==> inputs of run R <==
==> flow/design.v <==
module InputProcessor (
    input clk,               
    input [2:0] switches,    
    input confirm_key1,       
input confirm_key2,
    input reset_key,       
    output reg [2:0] column, 
    output reg confirm1,       
output reg confirm2,
    output reg reset        
);
    always @(posedge clk) begin
        column <= switches; 
    end
    always @(posedge clk) begin
        confirm1 <= !confirm_key1; 
	confirm2 <= !confirm_key2;
        reset <= !reset_key;      
    end
endmodule
module gameLogic(
    input clk,
    input reset,
    input [2:0] column,
    input player,
    input confirm_move,
    output reg [1:0] win,
    output reg [1:0] winner
);
    reg [83:0] grid;
    reg [83:0] grid_next;
    reg token_placed;
    reg confirm_prev;
    reg [1:0] win_next;
    wire [1:0] token = player ? 2'b01 : 2'b10;
    wire place = confirm_move && !confirm_prev;
    integer i, j;
function automatic [1:0] checkWin(input [83:0] g, input [1:0] playerToken);
    integer col, row, count, i;
begin
    checkWin = 2'b00;
    for (row = 0; row < 6; row = row + 1) begin
        count = 0;
        for (col = 0; col < 7; col = col + 1) begin
            if (g[(col*6+row)*2 +: 2] == playerToken) begin
                count = count + 1;
                if (count == 4) begin
                    checkWin = 2'b01;
                end
            end else count = 0;
        end
    end
    for (col = 0; col < 7; col = col + 1) begin
        count = 0;
        for (row = 0; row < 6; row = row + 1) begin
            if (g[(col*6+row)*2 +: 2] == playerToken) begin
                count = count + 1;
                if (count == 4) begin
                    checkWin = 2'b01;
                end
            end else count = 0;
        end
    end
    for (row = 0; row < 3; row = row + 1) begin
        for (col = 0; col < 4; col = col + 1) begin
            count = 0;
            for (i = 0; i < 4; i = i + 1) begin
                if (g[((col+i)*6+(row+i))*2 +: 2] == playerToken) begin
                    count = count + 1;
                    if (count == 4) begin
                        checkWin = 2'b01;
                    end
                end else count = 0;
            end
        end
    end
    for (row = 3; row < 6; row = row + 1) begin
        for (col = 0; col < 4; col = col + 1) begin
            count = 0;
            for (i = 0; i < 4; i = i + 1) begin
                if (g[((col+i)*6+(row-i))*2 +: 2] == playerToken) begin
                    count = count + 1;
                    if (count == 4) begin
                        checkWin = 2'b01;
                    end
                end else count = 0;
            end
        end
    end
end
endfunction
    always @* begin
        grid_next = grid;
        token_placed = 0;
        for (i = 0; i < 7; i = i + 1) begin
            if (column == i) begin
                for (j = 0; j < 6; j = j + 1) begin
                    if (!token_placed && grid[(i*6+j)*2 +: 2] == 2'b00) begin
                        grid_next[(i*6+j)*2 +: 2] = token;
                        token_placed = 1;
                    end
                end
            end
        end
        win_next = checkWin(grid_next, token);
    end
    always @(posedge clk) begin
        confirm_prev <= confirm_move;
    end
    always @(posedge clk or posedge reset) begin
        if (reset) begin
            grid <= 84'd0;
            win <= 2'b00;
            winner <= 2'b00;
        end else if (place && token_placed) begin
            grid <= grid_next;
            win <= win_next;
            winner <= win_next[0] ? token : 2'b00;
        end
    end
endmodule
module control(
    input clk,                 
    input reset,               
    input [2:0] column_select, 
    input confirm_move1,
    input confirm_move2,       
    output reg [1:0] current_player, 
    output reg game_over,      
	 output [1:0] winner
);
    parameter IDLE_STATE = 3'b000,
              PLAYER1_TURN = 3'b001,
              PLAYER2_TURN = 3'b010,
              CHECK_MOVE = 3'b011,
				  win_state = 3'b100;
    reg [2:0] state; 
wire confirm_move = (current_player==2'b01)?confirm_move1:confirm_move2;
    wire [1:0]win;
    gameLogic game_logic(
        .clk(clk),
        .reset(reset),
        .column(column_select),
        .player(current_player == 2'b01), 
        .confirm_move(confirm_move),
        .win(win),
		  .winner(winner)
    );
    always @(posedge clk or posedge reset) begin
        if (reset) begin
            state <= IDLE_STATE;
            current_player <= 2'b01;  
            game_over <= 0;
        end
        else begin
            case (state)
                IDLE_STATE: begin
                    if (confirm_move) begin
                        state <= CHECK_MOVE;
                    end
                end
                PLAYER1_TURN: begin
                    if (confirm_move) begin
                        state <= CHECK_MOVE;
                    end
                end
                PLAYER2_TURN: begin
                    if (confirm_move) begin
                        state <= CHECK_MOVE;
                    end
                end
                CHECK_MOVE: begin
                    if (win) begin
                        state <= win_state; 
                    end else begin
                        current_player <= (current_player == 2'b01) ? 2'b10 : 2'b01;
                        state <= (current_player == 2'b01) ? PLAYER1_TURN : PLAYER2_TURN;
                    end
                end
					 win_state: begin
					 game_over <= 1; 
					 end
                default: state <= IDLE_STATE;
            endcase
        end
    end
endmodule
module TopLevelModule(
    input clk,                    
    input [2:0] switches,        
    input confirm_key1,   
input confirm_key2,     
    input reset_key,            
    output [1:0] player_led,     
    output [1:0] winner_led           
);
    wire [2:0] column_select;
    wire confirm_move1;
wire confirm_move2;
    wire reset_game;
    wire [1:0] current_player;
    wire game_over;
    InputProcessor input_proc(
        .clk(clk),
        .switches(switches),
        .confirm_key1(confirm_key1),
        .confirm_key2(confirm_key2),
        .reset_key(reset_key),
        .column(column_select),
        .confirm1(confirm_move1),
.confirm2(confirm_move2),
        .reset(reset_game)
    );
    control control_unit(
        .clk(clk),
        .reset(reset_game),
        .column_select(column_select),
        .confirm_move1(confirm_move1),
        .confirm_move2(confirm_move2),
        .current_player(current_player),
        .game_over(game_over), .winner(winner_led)
    );
    assign player_led = current_player;
endmodule
==> flow/run.sh <==
#!/bin/bash
# the make line also repeats each setting of config.mk as NAME=value (left out here)
make -C /OpenROAD-flow-scripts/flow DESIGN_CONFIG=/design/flow/config.mk WORK_HOME=/design/flow/orfs CLKGATE_MAP_FILE= finish
==> flow/config.mk <==
export PLATFORM = sky130hd
export DESIGN_NAME = TopLevelModule
export DESIGN_NICKNAME = TopLevelModule
export VERILOG_FILES = /design/flow/design.v
export SDC_FILE = /design/flow/constraint.sdc
export NUM_CORES = 4
export LEC_CHECK = 0
export ABC_AREA = 1
export CAP_MARGIN = 20
export CORE_MARGIN = 2
export CORE_UTILIZATION = 70
export CTS_CLUSTER_DIAMETER = 319
export CTS_CLUSTER_SIZE = 31
export SETUP_SLACK_MARGIN = -0.32
export SLEW_MARGIN = 20
==> flow/constraint.sdc <==
create_clock -name core_clock -period 4.09 [get_ports {clk}]
set_input_delay 0.8180 -clock core_clock [delete_from_list [all_inputs] [get_ports {clk}]]
set_output_delay 0.8180 -clock core_clock [all_outputs]
set_load 0.01 [all_outputs]
==> run P: changes against run R <==
==> flow/config.mk (replaced) <==
export PLATFORM = sky130hd
export DESIGN_NAME = TopLevelModule
export DESIGN_NICKNAME = TopLevelModule
export VERILOG_FILES = /design/flow/design.v
export SDC_FILE = /design/flow/constraint.sdc
export NUM_CORES = 4
export LEC_CHECK = 0
export CAP_MARGIN = 20
export CORE_MARGIN = 2
export CORE_UTILIZATION = 53
export SLEW_MARGIN = 20
==> flow/constraint.sdc (replaced) <==
create_clock -name core_clock -period 5.73 [get_ports {clk}]
set_input_delay 1.1460 -clock core_clock [delete_from_list [all_inputs] [get_ports {clk}]]
set_output_delay 1.1460 -clock core_clock [all_outputs]
set_load 0.01 [all_outputs]
==> job_summary.md <==
### Flow metrics

| Metric | Value |
|---|---|
| Status | did not finish |
| Failed at | global routing (5_1_grt) |
| Tool error | [ERROR GRT-0232] Routing congestion too high. Check the congestion heatmap in the GUI. |
| GR Util met1 | a little over four fifths |
| GRT Total Usage | 95.8% |
| Simple share | 31.4% |
| M3 GR Usage | 72.3% |
| Post-CTS sizing | 52 |
| Area figure in the yosys stat output | 7760 um^2 |
| Synthesized netlist cell count | 1116 |
That was run R.
==> job_summary.md <==
### Metrics collected by this job

| Metric | Value |
|---|---|
| GR Util met1 | roughly 45% |
| Area figure in the yosys stat output | 7710 um^2 |
| Synthesized netlist cell count | approximately 880 |
| Crit-path leading delay family | simple AND/OR/NAND/NOR gates |
| Pre-Place Util | 53.6% |
| Status | timing/DRC/antenna clean |
| Simple share | a little under a quarter |
| GRT Total Usage | about a third |
That was run P.


==> build 63 <==
RTL: the design.v shown in full above, as it stands there.
clock: 4.96 ns
lec_check: 0
abc_area: 1
cap_margin: 20
core_margin: 2
core_utilization: 70
cts_cluster_diameter: 319
slew_margin: 20
run.sh (not shown) runs the stock make flow with config.mk's settings and CLKGATE_MAP_FILE=.
==> build 43 (differences from build 63) <==
- ABC_AREA: 1 -> default
- CORE_UTILIZATION: 70 -> 59
- CTS_CLUSTER_DIAMETER: 319 -> default
==> flow/constraint.sdc (replaced) <==
create_clock -name core_clock -period 11.4 [get_ports {clk}]
set_input_delay 2.2800 -clock core_clock [delete_from_list [all_inputs] [get_ports {clk}]]
set_output_delay 2.2800 -clock core_clock [all_outputs]
set_load 0.01 [all_outputs]
==> trial 57 (differences from build 63) <==
- ABC_AREA: 1 -> default
- CORE_UTILIZATION: 70 -> 16
- CTS_CLUSTER_DIAMETER: 319 -> default
==> flow/constraint.sdc (replaced) <==
create_clock -name core_clock -period 13.4 [get_ports {clk}]
set_input_delay 2.6800 -clock core_clock [delete_from_list [all_inputs] [get_ports {clk}]]
set_output_delay 2.6800 -clock core_clock [all_outputs]
set_load 0.01 [all_outputs]
==> build 88 (differences from build 63) <==
- ABC_AREA: 1 -> default
- CELL_PAD_IN_SITES_DETAIL_PLACEMENT: default -> 0
- CORE_UTILIZATION: 70 -> 40
- CTS_CLUSTER_DIAMETER: 319 -> default
- GPL_TIMING_DRIVEN: default -> 0
- TNS_END_PERCENT: default -> 80
==> flow/constraint.sdc (replaced) <==
create_clock -name core_clock -period 6.97 [get_ports {clk}]
set_input_delay 1.3940 -clock core_clock [delete_from_list [all_inputs] [get_ports {clk}]]
set_output_delay 1.3940 -clock core_clock [all_outputs]
set_load 0.01 [all_outputs]
==> qor summary <==
item                                                  build 88        build 43        trial 57        build 63
Number of vias per cell after detailed routing            6.19            7.15            4.77            5.83
Layout clock area frac                                   3.67%           3.66%           3.49%           3.05%
Run status                                      finished clean  finished clean  finished clean  finished clean
Post-synthesis instance total                              881             881             881            1116
RSZ-0062 raised after global routing                        no              no              no             yes
Floorplan Nets                                             928             928             928            1163
Cell Area, Placed                                 0.00817 mm^2    0.00792 mm^2    0.00848 mm^2    0.00809 mm^2
Compound-cell area share of the yosys netlist            29.7%           29.7%           29.7%           16.7%
Via count of the first global-routing pass                6678            7220            6681            6786
Sw Ratio                                                 50.3%           50.1%           48.2%           47.6%
Average wire per standard cell                         21.7 um         24.1 um         16.3 um         15.8 um
Die Span Y                                              143 um          118 um          223 um          109 um
Proportion of power drawn by the clock network           16.5%           16.5%           17.1%           17.5%
Total number of vias                                      7234            7537            7142            7596


==> build 23: inputs <==
Starts from the design.v that is shown in full above.
clock: 4.35 ns
lec_check: 0
abc_area: 1
cap_margin: 20
core_margin: 2
core_utilization: 68
cts_cluster_diameter: 365
place_density: 0.37
slew_margin: 20
==> build 71 (differences from build 23) <==
--- a/flow/config.mk
+++ b/flow/config.mk
@@ -6,9 +6,9 @@
 export NUM_CORES = 4
 export LEC_CHECK = 0
-export ABC_AREA = 1
 export CAP_MARGIN = 20
 export CORE_MARGIN = 2
-export CORE_UTILIZATION = 68
-export CTS_CLUSTER_DIAMETER = 365
-export PLACE_DENSITY = 0.37
+export CORE_UTILIZATION = 40
+export CTS_CLUSTER_DIAMETER = 392
+export CTS_CLUSTER_SIZE = 99
 export SLEW_MARGIN = 20
+export TNS_END_PERCENT = 5
==> flow/constraint.sdc (replaced) <==
create_clock -name core_clock -period 10.0 [get_ports {clk}]
set_input_delay 2.0000 -clock core_clock [delete_from_list [all_inputs] [get_ports {clk}]]
set_output_delay 2.0000 -clock core_clock [all_outputs]
set_load 0.01 [all_outputs]
==> trial 66 (differences from build 23) <==
--- a/flow/config.mk
+++ b/flow/config.mk
@@ -9,6 +9,6 @@
 export CAP_MARGIN = 20
 export CORE_MARGIN = 2
-export CORE_UTILIZATION = 68
-export CTS_CLUSTER_DIAMETER = 365
-export PLACE_DENSITY = 0.37
+export CORE_UTILIZATION = 70
+export CTS_CLUSTER_SIZE = 78
+export PLACE_DENSITY = 0.65
 export SLEW_MARGIN = 20
==> flow/constraint.sdc (replaced) <==
create_clock -name core_clock -period 3.91 [get_ports {clk}]
set_input_delay 0.7820 -clock core_clock [delete_from_list [all_inputs] [get_ports {clk}]]
set_output_delay 0.7820 -clock core_clock [all_outputs]
set_load 0.01 [all_outputs]
==> build 58 (differences from build 23) <==
--- a/flow/config.mk
+++ b/flow/config.mk
@@ -6,9 +6,8 @@
 export NUM_CORES = 4
 export LEC_CHECK = 0
-export ABC_AREA = 1
 export CAP_MARGIN = 20
 export CORE_MARGIN = 2
-export CORE_UTILIZATION = 68
-export CTS_CLUSTER_DIAMETER = 365
-export PLACE_DENSITY = 0.37
+export CORE_UTILIZATION = 72
+export CTS_CLUSTER_SIZE = 32
+export SETUP_SLACK_MARGIN = 2.13
 export SLEW_MARGIN = 20
==> flow/constraint.sdc (replaced) <==
create_clock -name core_clock -period 8.22 [get_ports {clk}]
set_input_delay 1.6440 -clock core_clock [delete_from_list [all_inputs] [get_ports {clk}]]
set_output_delay 1.6440 -clock core_clock [all_outputs]
set_load 0.01 [all_outputs]
==> results <==
Final Hold Fails: build 71 0; build 58 0; build 23 0; trial 66 -
Placed cells: build 71 1,131; build 58 1,001; build 23 1,341; trial 66 1,449
Tally of OpenROAD warnings: build 71 28; build 58 30; build 23 32; trial 66 -
Nets at Floorplan: build 71 928; build 58 928; build 23 1,163; trial 66 1,163
Delay of the slowest critical-path stage: build 71 0.65 ns; build 58 0.70 ns; build 23 0.36 ns; trial 66 -
Endpoint of the worst-slack reg-to-reg timing path: build 71 control_unit.game_logic.winner[1]$_DFFE_PP0P_; build 58 control_unit.game_logic.winner[0]$_DFFE_PP0P_; build 23 control_unit.game_logic.winner[0]$_DFFE_PP0P_; trial 66 -
Capture point of the critical path: build 71 control_unit.game_logic.winner[1]$_DFFE_PP0P_; build 58 control_unit.game_logic.winner[0]$_DFFE_PP0P_; build 23 control_unit.game_logic.winner[0]$_DFFE_PP0P_; trial 66 -
Worst setup margin: build 71 4.40 ns; build 58 2.83 ns; build 23 -0.132 ns; trial 66 -
P_seq: build 71 0.534 mW; build 58 0.658 mW; build 23 0.992 mW; trial 66 -
YS chip area: build 71 0.00771 mm^2; build 58 0.00771 mm^2; build 23 0.00776 mm^2; trial 66 0.00776 mm^2
Total Power Consumption: build 71 2.14 mW; build 58 2.50 mW; build 23 4.61 mW; trial 66 -
Top cell class by occupied area: build 71 multi-input combinational cells; build 58 multi-input combinational cells; build 23 multi-input combinational cells; trial 66 -
Non-filler instance count after layout: build 71 1,147; build 58 1,017; build 23 1,367; trial 66 -
Nets: build 71 929; build 58 923; build 23 1,266; trial 66 -
Outcome: build 71 timing/DRC/antenna clean; build 58 timing/DRC/antenna clean; build 23 failed layout checks; trial 66 stopped before the end
Failing step: build 71 -; build 58 -; build 23 -; trial 66 5_1_grt
Violated checks: build 71 -; build 58 -; build 23 negative setup slack; trial 66 -
Final standard cell utilization of the core: build 71 0.445; build 58 0.776; build 23 0.810; trial 66 -
Kind of capture point of the worst setup path: build 71 flip-flop; build 58 flip-flop; build 23 flip-flop; trial 66 -
Non-clk buf share: build 71 0.0218; build 58 0.0171; build 23 0.101; trial 66 -
Top routing layer used: build 71 met4; build 58 met4; build 23 met4; trial 66 -
Setup repair bufs after CTS: build 71 0; build 58 0; build 23 8; trial 66 36
Class of the worst hold path: build 71 flip-flop to asynchronous set/reset pin; build 58 flip-flop to asynchronous set/reset pin; build 23 flip-flop to asynchronous set/reset pin; trial 66 -
Invs w/o clock: build 71 56; build 58 56; build 23 215; trial 66 -
Setup slack of the most critical reg-to-reg path: build 71 4.40 ns; build 58 2.83 ns; build 23 -0.13 ns; trial 66 -
Floorplan die width: build 71 143 um; build 58 107 um; build 23 111 um; trial 66 109 um
Fraction of synthesized cell area taken by the top area cell type: build 71 0.295; build 58 0.295; build 23 0.293; trial 66 0.293
M1 wire length: build 71 11,100 um; build 58 8950 um; build 23 9480 um; trial 66 -


==> 10-28 <==
Starts from the design.v that is shown in full above.
make LEC_CHECK=0 ABC_AREA=1 CAP_MARGIN=0 CORE_MARGIN=2 CORE_UTILIZATION=72 CTS_CLUSTER_DIAMETER=365 CTS_CLUSTER_SIZE=14 PLACE_DENSITY=0.37 SLEW_MARGIN=20 finish   # period 4.35 ns
==> inputs of 10-02, as changes to 10-28 <==
- ABC_AREA: 1 -> unset
- CAP_MARGIN: 0 -> 20
- CORE_UTILIZATION: 72 -> 40
- CTS_CLUSTER_DIAMETER: 365 -> 393
- CTS_CLUSTER_SIZE: 14 -> 98
- PLACE_DENSITY: 0.37 -> 0.86
==> flow/constraint.sdc (replaced) <==
create_clock -name core_clock -period 10.0 [get_ports {clk}]
set_input_delay 2.0000 -clock core_clock [delete_from_list [all_inputs] [get_ports {clk}]]
set_output_delay 2.0000 -clock core_clock [all_outputs]
set_load 0.01 [all_outputs]
==> inputs of 07-05, as changes to 10-28 <==
- ABC_AREA: 1 -> unset
- CAP_MARGIN: 0 -> 20
- CELL_PAD_IN_SITES_DETAIL_PLACEMENT: unset -> 2
- CORE_UTILIZATION: 72 -> 40
- CTS_CLUSTER_DIAMETER: 365 -> unset
- CTS_CLUSTER_SIZE: 14 -> unset
- PLACE_DENSITY: 0.37 -> unset
- TNS_END_PERCENT: unset -> 80
==> flow/constraint.sdc (replaced) <==
create_clock -name core_clock -period 10.0 [get_ports {clk}]
set_input_delay 2.0000 -clock core_clock [delete_from_list [all_inputs] [get_ports {clk}]]
set_output_delay 2.0000 -clock core_clock [all_outputs]
set_load 0.01 [all_outputs]
==> inputs of 03-24, as changes to 10-28 <==
- ABC_AREA: 1 -> unset
- CAP_MARGIN: 0 -> 20
- CORE_UTILIZATION: 72 -> 40
- CTS_CLUSTER_DIAMETER: 365 -> unset
- CTS_CLUSTER_SIZE: 14 -> unset
- PLACE_DENSITY: 0.37 -> unset
==> flow/constraint.sdc (replaced) <==
create_clock -name core_clock -period 5.73 [get_ports {clk}]
set_input_delay 1.1460 -clock core_clock [delete_from_list [all_inputs] [get_ports {clk}]]
set_output_delay 1.1460 -clock core_clock [all_outputs]
set_load 0.01 [all_outputs]
==> results <==
- Of 07-05 and 10-28, 10-28 has the higher count of clock-buffer cells in the layout (gap 2).
- In 03-24 the die area is higher than in 10-28, by about 75%.
- Between 07-05 and 03-24, the lower sequential power is in 07-05 (gap about 40%, measured against 03-24).
- Sequential share of layout area: 10-28 is lower than 07-05 (2.8 points).
- 10-02 produced a clean layout. 07-05 completed without violations. 10-28 finished but failed the layout checks on negative setup slack. 03-24 produced a clean layout.
- The highest worst hold slack belongs to 03-24, the lowest to 10-02.
- The highest cell count belongs to 10-28, the lowest to 10-02.
- Non-clock buffer count: 10-28 > 03-24 > 07-05 > 10-02.
- Worst setup slack: 10-02 > 07-05 > 03-24 > 10-28.
- Against 07-05, the utilization of 10-28 is higher by 44 points.
==> figures <==
| metric | 07-05 | 10-02 | 10-28 | 03-24 |
|---|---|---|---|---|
| Design area | 8368 um^2 | 8356 um^2 | 9255 um^2 | 8478 um^2 |
| Met2 routed WL | 15.11 mm | 10.50 mm | 11.10 mm | 11.04 mm |
| Crit path top cell by count | ha_1 | ha_1 | nor2_1 | ha_1 |
| Post-CTS Setup Bufs | 0 | 0 | 12 | 0 |
| Count of antenna diodes in the layout | 0 | 1 | 0 | 0 |
| Data required time at the worst endpoint | 10220 ps | 10210 ps | 4630 ps | 5960 ps |
| Number of vias per cell | 6.668 | 6.488 | 6.374 | 6.193 |
| Placement Rows | 50 | 50 | 37 | 50 |
| Power attributed to combinational cells | 1.35 mW | 1.25 mW | 2.98 mW | 2.29 mW |
| Outcome | finished clean | finished clean | failed layout checks | finished clean |
| Layout check failures | - | - | negative setup slack | - |
| Cell internal pwr | 1.091 mW | 1.102 mW | 2.274 mW | 1.939 mW |
| Buffers outside the clock class | 21 | 17 | 114 | 36 |
| Xor/xnor share of the synthesized area | 0.01023 | 0.01023 | 0.01128 | 0.01023 |
| Instance count on the critical path | 18 | 17 | 40 | 17 |
| Peak per-stage delay on the critical path | 680 ps | 940 ps | 380 ps | 560 ps |
| Well-tap cell count | 260 | 260 | 136 | 260 |
| Worst supply voltage drop on vdd | 0.1095 mV | 0.1783 mV | 0.4297 mV | 0.2031 mV |
| CP max-delay cell | dfstp_2 | o311ai_0 | dfrtp_1 | dfxtp_1 |
| Switching power | 1.163 mW | 1.048 mW | 2.293 mW | 1.885 mW |
| R2r setup slk | 4120 ps | 4520 ps | -400 ps | 680 ps |
Power and IR drop assume default switching activity.
